run 1:
Design radar, start of the top module:
 module radar(  input clk, input rst, input echo, input [1:0] boton_cambiar_grados, output done, output trigger,
 output [15:0] distance, output PWM, input ultra);
Size in the first run: about 3700 cells after synthesis, roughly 120 flip-flops, roughly 25 I/O pins, about 0.022 mm2 of cells after synthesis.
Settings: LEC_CHECK=0, ABC_AREA=1, CAP_MARGIN=20, CORE_MARGIN=2, CORE_UTILIZATION=71, CTS_CLUSTER_DIAMETER=239, HOLD_SLACK_MARGIN=0.29, PLACE_DENSITY_LB_ADDON=0.26, SETUP_SLACK_MARGIN=-0.5, SLEW_MARGIN=20; clock period 14.6 ns.
run.sh (not shown) runs the stock make flow with config.mk's settings and CLKGATE_MAP_FILE=.
Stage in which a tool error killed run 1: global routing.
Modified inputs, run 2 compared to run 1
- changing CORE_UTILIZATION from 71 to 72
- removing CTS_CLUSTER_DIAMETER (formerly 239)
- removing SETUP_SLACK_MARGIN (formerly -0.5)
- changing PLACE_DENSITY_LB_ADDON from 0.26 to 0.06
- setting CTS_CLUSTER_SIZE to 72 for the first time
- changing CAP_MARGIN from 20 to 40
- removing HOLD_SLACK_MARGIN (formerly 0.29)
- changing the clock period (ns, I/O delays scaled along) from 14.6 to 12.0
--- outcome ---
- Stage in which a tool error killed run 2: detailed placement.
- As far as post-synth design cell area goes, run 1 and run 2 are indistinguishable; the numbers are identical.
- Synthesized cell count: run 1 vs run 2 identical
- Post-synthesis cell type count essentially unchanged between run 2 and run 1.
- Run 2 -> run 1: number of enable flip-flop cells delta 0, exact match
- The floorplan-stage core utilization of run 2 is higher than that of run 1.
- On net count after synthesis, run 2 tracks run 1 almost exactly.
- Run 2 against run 1; final weighted congestion of routability-driven global placement is down slightly.
- Overall die height in run 2 is 1.2 um lower than in run 1
- Die extent in x delta for run 2 relative to run 1: 1.2 um lower
- Standard cell core area (run 2 vs. run 1) decreases slightly
- Run 1 -> run 2: overall die area decreased slightly
Input changes introduced in run 3 (baseline for comparison: run 2):
- a deleted PLACE_DENSITY_LB_ADDON that had been 0.06
- a deleted CTS_CLUSTER_SIZE that had been 72
- a change of CAP_MARGIN from 40 to 20
- a change of CORE_UTILIZATION from 72 to 69
==> comparison <==
Routability congestion estimate: run 3 vs run 2, no meaningful difference. No final results exist for run 3, since it was stopped by error DPL-0038 during clock tree synthesis. Going from run 2 to run 3, die area +4.2%; standard-cell row count +1; core outline area +3.7%; synthesized cell count ~0 delta; summed instance area of the synthesized netlist ~0 delta.

Starting RTL as in the previous note.
Settings: LEC_CHECK=0, CAP_MARGIN=20, CELL_PAD_IN_SITES_GLOBAL_PLACEMENT=0, CORE_ASPECT_RATIO=0.5, CORE_MARGIN=2, CORE_UTILIZATION=72, CTS_CLUSTER_DIAMETER=57, CTS_CLUSTER_SIZE=93, GPL_ROUTABILITY_DRIVEN=1, PLACE_DENSITY_LB_ADDON=0.18, SETUP_SLACK_MARGIN=5.0, SLEW_MARGIN=20, TNS_END_PERCENT=25; clock period 39.6 ns.
Change:
Settings changed: CELL_PAD_IN_SITES_GLOBAL_PLACEMENT 0 to 1, CORE_ASPECT_RATIO 0.5 to 1.78, CORE_UTILIZATION 72 to 32, CTS_CLUSTER_DIAMETER 57 to 393, CTS_CLUSTER_SIZE 93 to not set, GPL_ROUTABILITY_DRIVEN 1 to 0, PLACE_DENSITY_LB_ADDON 0.18 to 0.01, SETUP_SLACK_MARGIN 5.0 to not set.
The new run finished clean.
Global-route usage shrinks by 17 points.
Register-to-register slack degrades by 1.3 ns.
Sequential share of layout area came out lower by 0.35 points.
Via count is lower by a few percent.
Worst hold slack gets worse by 0.0040 ns.
Setup slack degrades by 1.3 ns.
Final area rose by a few percent.
Wire length went up by a quarter to a third.
Change:
Settings changed: CELL_PAD_IN_SITES_GLOBAL_PLACEMENT 1 to not set, CORE_ASPECT_RATIO 1.78 to not set, CORE_UTILIZATION 32 to 40, CTS_CLUSTER_DIAMETER 393 to not set, GPL_ROUTABILITY_DRIVEN 0 to not set, PLACE_DENSITY_LB_ADDON 0.01 to not set, TNS_END_PERCENT 25 to not set.
Clock period 39.6 ns to 23.5 ns, I/O delays scaled along.
=>
- The new run completed without violations
- wire length drops by about 20%
- via count climbs by about 0.8%
- final cell count drops by about 4%
- synthesized area is unchanged
- worst setup slack got worse by 14 ns
Change:
Settings changed: ABC_AREA set to 0, CELL_PAD_IN_SITES_GLOBAL_PLACEMENT set to 1, CORE_ASPECT_RATIO set to 1.6, CTS_CLUSTER_DIAMETER set to 179, GPL_ROUTABILITY_DRIVEN set to 0.
Clock period 23.5 ns to 25.0 ns, I/O delays scaled along.
Result: Setup slack gains 0.22 ns. Area after synthesis stays the same. Utilization drops by 0.16 points. Synthesized cell count is unchanged. Design area stays flat. Final cell count drops slightly. Global-route usage climbs by 4.3 points.
